==> run a <==
==> flow/design.v <==
module flappy_core(
	input clk,
	input resetn,
	input go,
	input stop,
	input jump,
	input [1:0] sw,
	output [7:0] x,
	output [6:0] y,
	output [2:0] colour,
	output [7:0] HEX0,
	output [7:0] HEX1,
	output [7:0] HEX2,
	output [7:0] HEX3,
	output [14:0] LEDR
	);
	 wire [27:0] score;
	 wire [3:0] score_thousands;
	 wire [3:0] score_hundreds;
	 wire [3:0] score_tens;
	 wire [3:0] score_ones;
    wire [1112:0] draw;
    wire [27:0] rate;
	 wire [15:0] counter;
    wire start, move, lose;
    control c(
	.clk(clk),
	.go(go),
	.stop(stop),
   .start(start),
	.resetn(resetn),
	.move(move),
	.lose(lose)
	);
    datapath d(
	.clk(clk),
	.start(start),
	.move(move),
	.jump(jump),
	.rate(rate),
	.resetn(resetn),
	.draw(draw),
	.LEDR(LEDR[14:0]),
	.score(score),
	.lose(lose)
	);
    display d0(
	.floor(draw),
	.clk(clk),
	.resetn(resetn),
	.x(x),
	.y(y),
	.colour(colour),
	.counter(counter)
	);
	difficultySwitch diffSw(
		.sel(sw),
		.rate(rate)
	);
	bcd b0(
		.number(score[13:0]),
		.thousands(score_thousands),
		.hundreds(score_hundreds),
		.tens(score_tens),
		.ones(score_ones)
	);
	hex_display h0(
		.IN(score_ones),
		.OUT(HEX0)
	);
	hex_display h1(
		.IN(score_tens),
		.OUT(HEX1)
	);
	hex_display h2(
		.IN(score_hundreds),
		.OUT(HEX2)
	);
	 hex_display h3(
		.IN(score_thousands),
		.OUT(HEX3)
	);
endmodule
module difficultySwitch(
	input [1:0] sel,
	output reg [27:0] rate
	);
	always @(*) begin
		case(sel)
			2'b00: rate = 28'd150;  
			2'b01: rate = 28'd100;  
			2'b10: rate = 28'd80;   
			2'b11: rate = 28'd1500;  
		endcase
	end
endmodule
module control(
	input clk,
	input go,
	input stop,
	input resetn,
	input lose,
	output reg start,
	output reg move
	);
	reg [5:0] cur, next;
	localparam S_READY = 5'd0,
		  S_READY_WAIT = 5'd1,
		  S_MOVE  = 5'd2,
		  S_STOP  = 5'd3;
	always@(*)
	begin: state_table
		case (cur)
			S_READY: next = go ? S_READY_WAIT : S_READY;
			S_READY_WAIT: next = S_MOVE;
			S_MOVE: next = stop ? S_STOP : (lose ? S_READY : S_MOVE);
			S_STOP: next = S_READY;
			default: next = S_READY;
		endcase
	end
	always @(*)
	begin: enable_signals
		start = 1'b0;
		move = 1'b0;
		case (cur) 
			S_READY: begin 
				start = 1'b1;
			end
			S_MOVE: begin 
				move = 1'b1;
			end
			default: begin
			end
		endcase	
	end
	always@(posedge clk) 
	begin: state_FFs
		if (!resetn)
			cur <= S_READY;
		else 
			cur <= next;
	end
endmodule
module datapath (
    input clk,
    input start,
    input move,
    input jump,
	 input [27:0] rate,	
	input resetn,
	output [14:0] LEDR,
	output reg [27:0] score,
	output reg [1112:0] draw,
	output reg lose
    );
    reg [27:0] count;
	 reg [2:0] count2;
	reg [1112:0] obstacles;
    reg [6:0] height;
	reg [4:0] start_falling;
    reg going_up;
	 parameter gap = 7'b0000000;
	 parameter big_gap = {12{gap}};
    always@(posedge clk) begin
		if (!resetn) begin
			count <= rate;
			count2 <= 2'd3;
        	height <= 7'd40;
			going_up <= 1'b1;
			lose <= 1'b0;
			draw <= 1112'b0;
			obstacles[1105:0] <= {7'd35, big_gap, 7'd40, big_gap, 7'd20, big_gap, 7'd30, big_gap, 7'd45, big_gap, 7'd25, big_gap, 7'd35, big_gap, 7'd10};
			score <= 13'b0;
			start_falling <= 5'b0;
		end
        else if (start) begin
        	count <= rate;
        	height <= 7'd40;
         draw <= 1112'b0;
			obstacles[1105:0] <= {7'd35, big_gap, 7'd40, big_gap, 7'd20, big_gap, 7'd30, big_gap, 7'd45, big_gap, 7'd25, big_gap, 7'd35, big_gap, 7'd10};
			going_up <= 1'b1;
			score <= 13'b0;
			lose <= 1'b0;
			count2 <= 2'd3;
        end
		else begin
            if (count == 28'b0) begin
                count <= rate;
				score = score + 1;
				if (count2 == 1'b0) begin
					draw = draw << 7;
					draw[6:0] = obstacles[1105:1099];
					obstacles[1105:0] = {obstacles[1098:0], obstacles[1105:1099]};
					count2 = 2'd3;
				end else
					count2 = count2 - 1;
				if (height == 7'd0) 
					lose <= 1'b1;
				if (height == 7'd80) 
					lose <= 1'b1;
				if (draw[1105:1099] != 7'b0 && (height < draw[1105:1099] || height > draw[1105:1099] + 7'd24))
					lose <= 1'b1;
				if (jump) begin
					start_falling = 5'b1111;
					going_up = 1'b1;			
					end
				else if (start_falling > 0)
					start_falling = start_falling - 1;
				else 
					going_up = 1'b0;
				if (going_up)
					height = height + 1;
				else
					height = height -1;
				draw[1112:1106] = height;
				end
            else
				count <= count - 1;
        end
    end
    assign LEDR[5:0] = 6'b0;
    assign LEDR[7] = 1'b0;
    assign LEDR[6] = going_up;
    assign LEDR[14:8] = height;
endmodule
module display (
    input [1112:0] floor,
    input clk,
	 input resetn,
    output reg [7:0] x,
    output reg [6:0] y,
    output reg [2:0] colour,
	 output reg [15:0] counter
    );
   reg [7:0] x_init;
   reg [8:0] y_init;
	reg [8:0] runner_count;
	reg [6:0] runner_height;
	reg [1112:0] local_draw;
	reg [7:0] y_pixel;
	reg [7:0] pipe_height;  
	reg [8:0] count;
    always@(posedge clk) begin
		if (!resetn) begin
			x_init <= 8'd2;
			y_init <= 9'd84;		
			counter <= 15'b0;
			local_draw <= floor;
			count <= 8'd0;			
		end
		else begin
			if (counter < 15'd12800) begin
				if (counter < 15'd160) begin
					if (counter < 15'd80) 
						x <= 8'd0;
					else 
						x <= 8'd1;
					runner_count = counter % 80;
					y = y_init - runner_count;
					runner_height = floor[1112:1106];
					if (runner_count == 7'd0)
						colour = 3'b011;
					else if (runner_count < runner_height || runner_count > runner_height + 3)
						colour = 3'b011;
					else 
						colour = 3'b100;
				end 
				else begin
					count = (counter-160) % 320;
					if (count < 80)
						x <= x_init;
					else if (count < 160)
						x <= x_init + 1;
					else if (count < 240)
						x <= x_init + 2;
					else if (count < 320)
						x <= x_init + 3;
					y_pixel = count % 80;
					y <= y_init - y_pixel;
					pipe_height = local_draw[1105:1099];
					if (y_pixel < pipe_height || y_pixel > pipe_height + 7'd24)
						colour = 3'b110;
					else 
						colour = 3'b011;
					if (pipe_height == 7'd0) 
						colour = 3'b011;
					if (count == 15'd319) begin
						x_init <= x_init + 4;
						local_draw <= local_draw << 7;
					end
				end
				counter = counter + 1;
			end
			else begin 
				x_init <= 8'd2;
				y_init <= 9'd84;
				counter <= 15'b0;
				local_draw <= floor;
				count <= 8'd0;
			end
		end
	end
endmodule
module hex_display(IN, OUT);
    input [3:0] IN;
	output reg [7:0] OUT;
	always @(*)
	begin
	case(IN[3:0])
		4'b0000: OUT = 7'b1000000;
		4'b0001: OUT = 7'b1111001;
		4'b0010: OUT = 7'b0100100;
		4'b0011: OUT = 7'b0110000;
		4'b0100: OUT = 7'b0011001;
		4'b0101: OUT = 7'b0010010;
		4'b0110: OUT = 7'b0000010;
		4'b0111: OUT = 7'b1111000;
		4'b1000: OUT = 7'b0000000;
		4'b1001: OUT = 7'b0011000;
		4'b1010: OUT = 7'b0001000;
		4'b1011: OUT = 7'b0000011;
		4'b1100: OUT = 7'b1000110;
		4'b1101: OUT = 7'b0100001;
		4'b1110: OUT = 7'b0000110;
		4'b1111: OUT = 7'b0001110;
		default: OUT = 7'b0111111;
	endcase
	end
endmodule
module bcd(number, thousands, hundreds, tens, ones);
   input  [13:0] number;
   output reg [3:0] thousands;
   output reg [3:0] hundreds;
   output reg [3:0] tens;
   output reg [3:0] ones;
   reg [29:0] shift;
   integer i;
   always @(number)
   begin
      shift[29:14] = 0;
      shift[13:0]  = number;
      for (i=0; i<14; i=i+1) begin
         if (shift[17:14] >= 5)
            shift[17:14] = shift[17:14] + 3;
         if (shift[21:18] >= 5)
            shift[21:18] = shift[21:18] + 3;
         if (shift[25:22] >= 5)
            shift[25:22] = shift[25:22] + 3;
		if (shift[29:26] >= 5)
			shift[29:26] = shift[29:26] + 3;
         shift = shift << 1;
      end
	  thousands = shift[29:26];
      hundreds  = shift[25:22];
      tens      = shift[21:18];
      ones      = shift[17:14];
   end
endmodule
==> flow/run.sh <==
#!/bin/bash
# the make line also repeats each setting of config.mk as NAME=value (left out here)
make -C /OpenROAD-flow-scripts/flow DESIGN_CONFIG=/design/flow/config.mk WORK_HOME=/design/flow/orfs CLKGATE_MAP_FILE= finish
==> flow/config.mk <==
export PLATFORM = sky130hd
export DESIGN_NAME = flappy_core
export DESIGN_NICKNAME = flappy_core
export VERILOG_FILES = /design/flow/design.v
export SDC_FILE = /design/flow/constraint.sdc
export NUM_CORES = 4
export LEC_CHECK = 0
export CAP_MARGIN = 20
export CORE_MARGIN = 2
export CORE_UTILIZATION = 71
export CTS_CLUSTER_DIAMETER = 54
export CTS_CLUSTER_SIZE = 25
export PLACE_DENSITY = 0.38
export SETUP_SLACK_MARGIN = 2.33
export SLEW_MARGIN = 20
==> flow/constraint.sdc <==
create_clock -name core_clock -period 8.05 [get_ports {clk}]
set_input_delay 1.6100 -clock core_clock [delete_from_list [all_inputs] [get_ports {clk}]]
set_output_delay 1.6100 -clock core_clock [all_outputs]
set_load 0.01 [all_outputs]
==> run b (differences from run a) <==
--- a/flow/config.mk
+++ b/flow/config.mk
@@ -8,8 +8,5 @@
 export CAP_MARGIN = 20
 export CORE_MARGIN = 2
-export CORE_UTILIZATION = 71
-export CTS_CLUSTER_DIAMETER = 54
-export CTS_CLUSTER_SIZE = 25
-export PLACE_DENSITY = 0.38
-export SETUP_SLACK_MARGIN = 2.33
+export CORE_UTILIZATION = 45
+export PLACE_DENSITY = 0.6
 export SLEW_MARGIN = 20
==> flow/constraint.sdc (replaced) <==
create_clock -name core_clock -period 19.1 [get_ports {clk}]
set_input_delay 3.8200 -clock core_clock [delete_from_list [all_inputs] [get_ports {clk}]]
set_output_delay 3.8200 -clock core_clock [all_outputs]
set_load 0.01 [all_outputs]
==> flow_summary.rst <==
Physical design figures
=======================

.. list-table::
   :header-rows: 1

   * - Metric
     - Value
   * - Clock network power consumption
     - 7070 uW
   * - Clock edge transition at the registers on the reported setup and hold paths
     - 0.06 ns
   * - DR pass1 iterations
     - 6
   * - Floorplan Core Area
     - 0.2960 mm^2
   * - Resized Gates After CTS
     - 1
   * - Non-clock buffers
     - 300
   * - Setup WS pre-CTS
     - 0.9974 ns
   * - Status
     - finished clean
   * - Detailed-route wire length
     - 256.9 mm
   * - Violation tally from detailed-route iteration zero
     - 6174
   * - Global-route track usage on met2
     - 28.08%
   * - Area delta synth->final
     - 12.04%
   * - Fin cells
     - 19640
   * - Total number of vias
     - 97240
   * - Power in sequential cells
     - 7630 uW
   * - Total routed wire length on the met1 layer
     - 126.9 mm
The numbers above come from run b.

==> flow_summary.rst <==
Physical design figures
=======================

.. list-table::
   :header-rows: 1

   * - Metric
     - Value
   * - Status
     - finished with violations
   * - Violated checks
     - negative setup slack
   * - Non-clock buffers
     - 649
   * - Power in sequential cells
     - 18100 uW
   * - Area delta synth->final
     - 10.26%
   * - Detailed-route wire length
     - 259.7 mm
   * - Final tally of setup violations
     - 28
   * - Setup WS pre-CTS
     - -6.468 ns
   * - Post-layout worst setup margin
     - -6.406 ns
   * - Clock network power consumption
     - 11300 uW
   * - Global-route track usage on met2
     - 46.83%
   * - Total number of vias
     - 100700
The numbers above come from run a.

Power is estimated from default activity; no workload was simulated.
